Setup of v2:
## ntt_bfu
module ntt_bfu
(
    input                   clk,
    input                   rstn,
    input  [14-1:0] in1,
    input  [14-1:0] in2,
    input  [14-1:0] gamma,
    input                   op,
    output [14-1:0] out1,
    output [14-1:0] out2
);
make LEC_CHECK=0 CAP_MARGIN=20 CORE_MARGIN=2 CORE_UTILIZATION=72 CTS_CLUSTER_DIAMETER=349 CTS_CLUSTER_SIZE=100 PLACE_DENSITY=0.38 SLEW_MARGIN=20 TNS_END_PERCENT=10 finish   # period 2.25 ns
run.sh (not shown) runs the stock make flow with config.mk's settings and CLKGATE_MAP_FILE=.
v2 never completed, since it errored out during global routing.
What v45 does differently from v2 at the input level:
Settings: CTS_CLUSTER_DIAMETER now 94, was 349; TNS_END_PERCENT no longer set, was 10; CTS_CLUSTER_SIZE no longer set, was 100; CAP_MARGIN now 5, was 20; PLACE_DENSITY now 0.6, was 0.38; the clock period (ns, I/O delays scaled along) now 5.59, was 2.25.
Results
Diff v2..v45 | post-synthesis sequential element count | unchanged. Diff v2..v45 | summed instance area of the synthesized netlist | unchanged. Reported for v45 and v2, synthesized cell count turned out identical to the last digit. Global placement routability congestion is higher on v45. Final checks on v45, whose flow otherwise completed, came back failing, citing setup timing.
Setup changes, v45 to v49
Settings: a deleted CTS_CLUSTER_DIAMETER that had been 94; a change of CAP_MARGIN from 5 to 20; an added HOLD_SLACK_MARGIN of -0.09; an added CTS_CLUSTER_SIZE of 35; an added SETUP_SLACK_MARGIN of 0.85; a change of the clock period (ns, I/O delays scaled along) from 5.59 to 5.89.
Findings:
- The flow for v49 finished, though final verification flagged setup timing.
- Area of the multi-input gates (v49 over v45): increase, 3.4%
- The via total after detailed routing in v49 sits 184 above the value recorded for v45.
- Of v49 and v45, v49 shows the higher number of buffers inserted to repair setup after CTS, with v45 below it.
- v49 ends up with a final worst setup slack that is 0.58 ns higher than in v45.
- Comparing v49 with v45, the post-synthesis sequential element count came out essentially unchanged.
- Critical path's slowest cell = sky130_fd_sc_hd__xor2_2: v45; critical path's slowest cell = sky130_fd_sc_hd__a21oi_2: v49
- v49 and v45 ended up with nearly the same later-pin clock latency in the skew report.
- Taking v45 as the reference, in v49 worst hold slack climbed 0.018 ns; combined global-route utilization of all metal layers decreased 0.43 points; number of nets in the layout has decreased; routability-driven placement congestion ratio shrank by 1.4%.
The inputs of v30 differ from those of v49 as listed below.
Settings: changing SETUP_SLACK_MARGIN from 0.85 to -0.39; removing CTS_CLUSTER_SIZE (formerly 35); removing HOLD_SLACK_MARGIN (formerly -0.09); removing PLACE_DENSITY (formerly 0.6).
--- outcome ---
v30: flow complete, layout not clean; failing: setup timing
[compare] base=v49 new=v30: worst stage delay on the critical path increased by 0.13 ns relative to the old numbers; placer's final routability congestion estimate now sits higher.
The inputs of v33 differ from those of v30 as listed below.
Settings: PLACE_DENSITY newly set to 0.6; CORE_UTILIZATION changed from 72 to 40; SETUP_SLACK_MARGIN removed (was -0.39); the clock period (ns, I/O delays scaled along) changed from 5.89 to 6.4.
## What came out
v33 finished end to end and its layout was clean on timing, DRC and antenna. Of the two values seen for critical path's slowest cell, sky130_fd_sc_hd__clkdlybuf4s50_1 was produced by v33 and sky130_fd_sc_hd__nor4_4 by v30. [v33 vs v30] worst hold slack: lower in v33. Delta (v33 minus v30): number of post-CTS setup repair buffers now sits lower; via count shrank by 6.9%; maximum fanout along the worst path now sits lower. On v33: total die area is about 80% higher than what v30 gave.

========
Starting RTL as in the previous note.
==> flow/config.mk <==
export PLATFORM = sky130hd
export DESIGN_NAME = ntt_bfu
export DESIGN_NICKNAME = ntt_bfu
export VERILOG_FILES = /design/flow/design.v
export SDC_FILE = /design/flow/constraint.sdc
export NUM_CORES = 4
export LEC_CHECK = 0
export CAP_MARGIN = 40
export CELL_PAD_IN_SITES_DETAIL_PLACEMENT = 0
export CORE_MARGIN = 2
export CORE_UTILIZATION = 57
export CTS_CLUSTER_DIAMETER = 48
export CTS_CLUSTER_SIZE = 56
export GPL_TIMING_DRIVEN = 1
export HOLD_SLACK_MARGIN = -0.05
export MAX_ROUTING_LAYER = met4
export PLACE_DENSITY_LB_ADDON = 0.1
export SETUP_SLACK_MARGIN = 0.68
export SLEW_MARGIN = 20
export TNS_END_PERCENT = 40
==> flow/constraint.sdc <==
create_clock -name core_clock -period 2.38 [get_ports {clk}]
set_input_delay 0.4760 -clock core_clock [delete_from_list [all_inputs] [get_ports {clk}]]
set_output_delay 0.4760 -clock core_clock [all_outputs]
set_load 0.01 [all_outputs]
The starting point ran to the end with violations: negative setup slack.
Change:
--- a/flow/config.mk
+++ b/flow/config.mk
@@ -8 +8 @@
-export CAP_MARGIN = 40
+export CAP_MARGIN = 0
@@ -11 +11 @@
-export CORE_UTILIZATION = 57
+export CORE_UTILIZATION = 72
@@ -13 +12,0 @@
-export CTS_CLUSTER_SIZE = 56
@@ -17,2 +16,2 @@
-export PLACE_DENSITY_LB_ADDON = 0.1
-export SETUP_SLACK_MARGIN = 0.68
+export PLACE_DENSITY = 0.65
+export SETUP_SLACK_MARGIN = 0.62
==> flow/constraint.sdc (replaced) <==
create_clock -name core_clock -period 5.82 [get_ports {clk}]
set_input_delay 1.1640 -clock core_clock [delete_from_list [all_inputs] [get_ports {clk}]]
set_output_delay 1.1640 -clock core_clock [all_outputs]
set_load 0.01 [all_outputs]
What happened: The changed run ran to the end with violations: negative setup slack. Wire length goes down by a few percent. Cell area goes down by about a fifth.
Change:
--- a/flow/config.mk
+++ b/flow/config.mk
@@ -7,0 +8 @@
+export ABC_AREA = 1
@@ -9,0 +11 @@
+export CORE_ASPECT_RATIO = 0.87
@@ -15 +17 @@
-export MAX_ROUTING_LAYER = met4
+export MAX_ROUTING_LAYER = met5
@@ -17 +19 @@
-export SETUP_SLACK_MARGIN = 0.62
+export SETUP_SLACK_MARGIN = -0.45
==> flow/constraint.sdc (replaced) <==
create_clock -name core_clock -period 4.5 [get_ports {clk}]
set_input_delay 0.9000 -clock core_clock [delete_from_list [all_inputs] [get_ports {clk}]]
set_output_delay 0.9000 -clock core_clock [all_outputs]
set_load 0.01 [all_outputs]
What happened:
- The changed run ran to the end with violations: negative setup slack
- wire length went up by 56%
- global-route usage went up by 10 points
- worst setup slack got worse by 1.6 ns
- flip-flop count stays the same
- utilization went up by 2.4 points
- sequential share of layout area went down by 2.0 points
Change:
--- a/flow/config.mk
+++ b/flow/config.mk
@@ -8,2 +8 @@
-export ABC_AREA = 1
-export CAP_MARGIN = 0
+export CAP_MARGIN = 5
@@ -11 +9,0 @@
-export CORE_ASPECT_RATIO = 0.87
@@ -14 +12 @@
-export CTS_CLUSTER_DIAMETER = 48
+export CTS_CLUSTER_DIAMETER = 167
@@ -17,3 +15,2 @@
-export MAX_ROUTING_LAYER = met5
-export PLACE_DENSITY = 0.65
-export SETUP_SLACK_MARGIN = -0.45
+export MAX_ROUTING_LAYER = met4
+export PLACE_DENSITY = 0.67
==> flow/constraint.sdc (replaced) <==
create_clock -name core_clock -period 4.99 [get_ports {clk}]
set_input_delay 0.9980 -clock core_clock [delete_from_list [all_inputs] [get_ports {clk}]]
set_output_delay 0.9980 -clock core_clock [all_outputs]
set_load 0.01 [all_outputs]
The new run ran to the end with violations: negative setup slack.
Cell count drops by 16%.
Global-route usage fell by 7.3 points.
First-iteration DRC count drops by 56%.
Via count drops by 21%.
Setup slack gets better by 0.72 ns.
Worst hold slack gets better by 0.21 ns.
Final area goes down by 4.3%.
Wire length goes down by 26%.
Clock-buffer cell count rises by 1.
Change:
--- a/flow/config.mk
+++ b/flow/config.mk
@@ -8,2 +8,3 @@
-export CAP_MARGIN = 5
-export CELL_PAD_IN_SITES_DETAIL_PLACEMENT = 0
+export CAP_MARGIN = 10
+export CELL_PAD_IN_SITES_DETAIL_PLACEMENT = 1
+export CELL_PAD_IN_SITES_GLOBAL_PLACEMENT = 3
@@ -11,3 +12,4 @@
-export CORE_UTILIZATION = 72
-export CTS_CLUSTER_DIAMETER = 167
-export GPL_TIMING_DRIVEN = 1
+export CORE_UTILIZATION = 27
+export CTS_CLUSTER_DIAMETER = 48
+export CTS_CLUSTER_SIZE = 90
+export GPL_TIMING_DRIVEN = 0
@@ -16,2 +18,4 @@
-export PLACE_DENSITY = 0.67
-export SLEW_MARGIN = 20
+export MIN_ROUTING_LAYER = met2
+export PLACE_DENSITY_LB_ADDON = 0.1
+export SETUP_SLACK_MARGIN = 0.1
+export SLEW_MARGIN = 0
The new run completed, yet does not pass: negative setup slack.
Maximum frequency goes up by 0.65%.
Global-route usage goes down by 16 points.
Wire length goes down by 9.6%.
Synthesized area is unchanged.
First-iteration DRC count goes down by 16%.
Clock-buffer cell count goes up by 20.
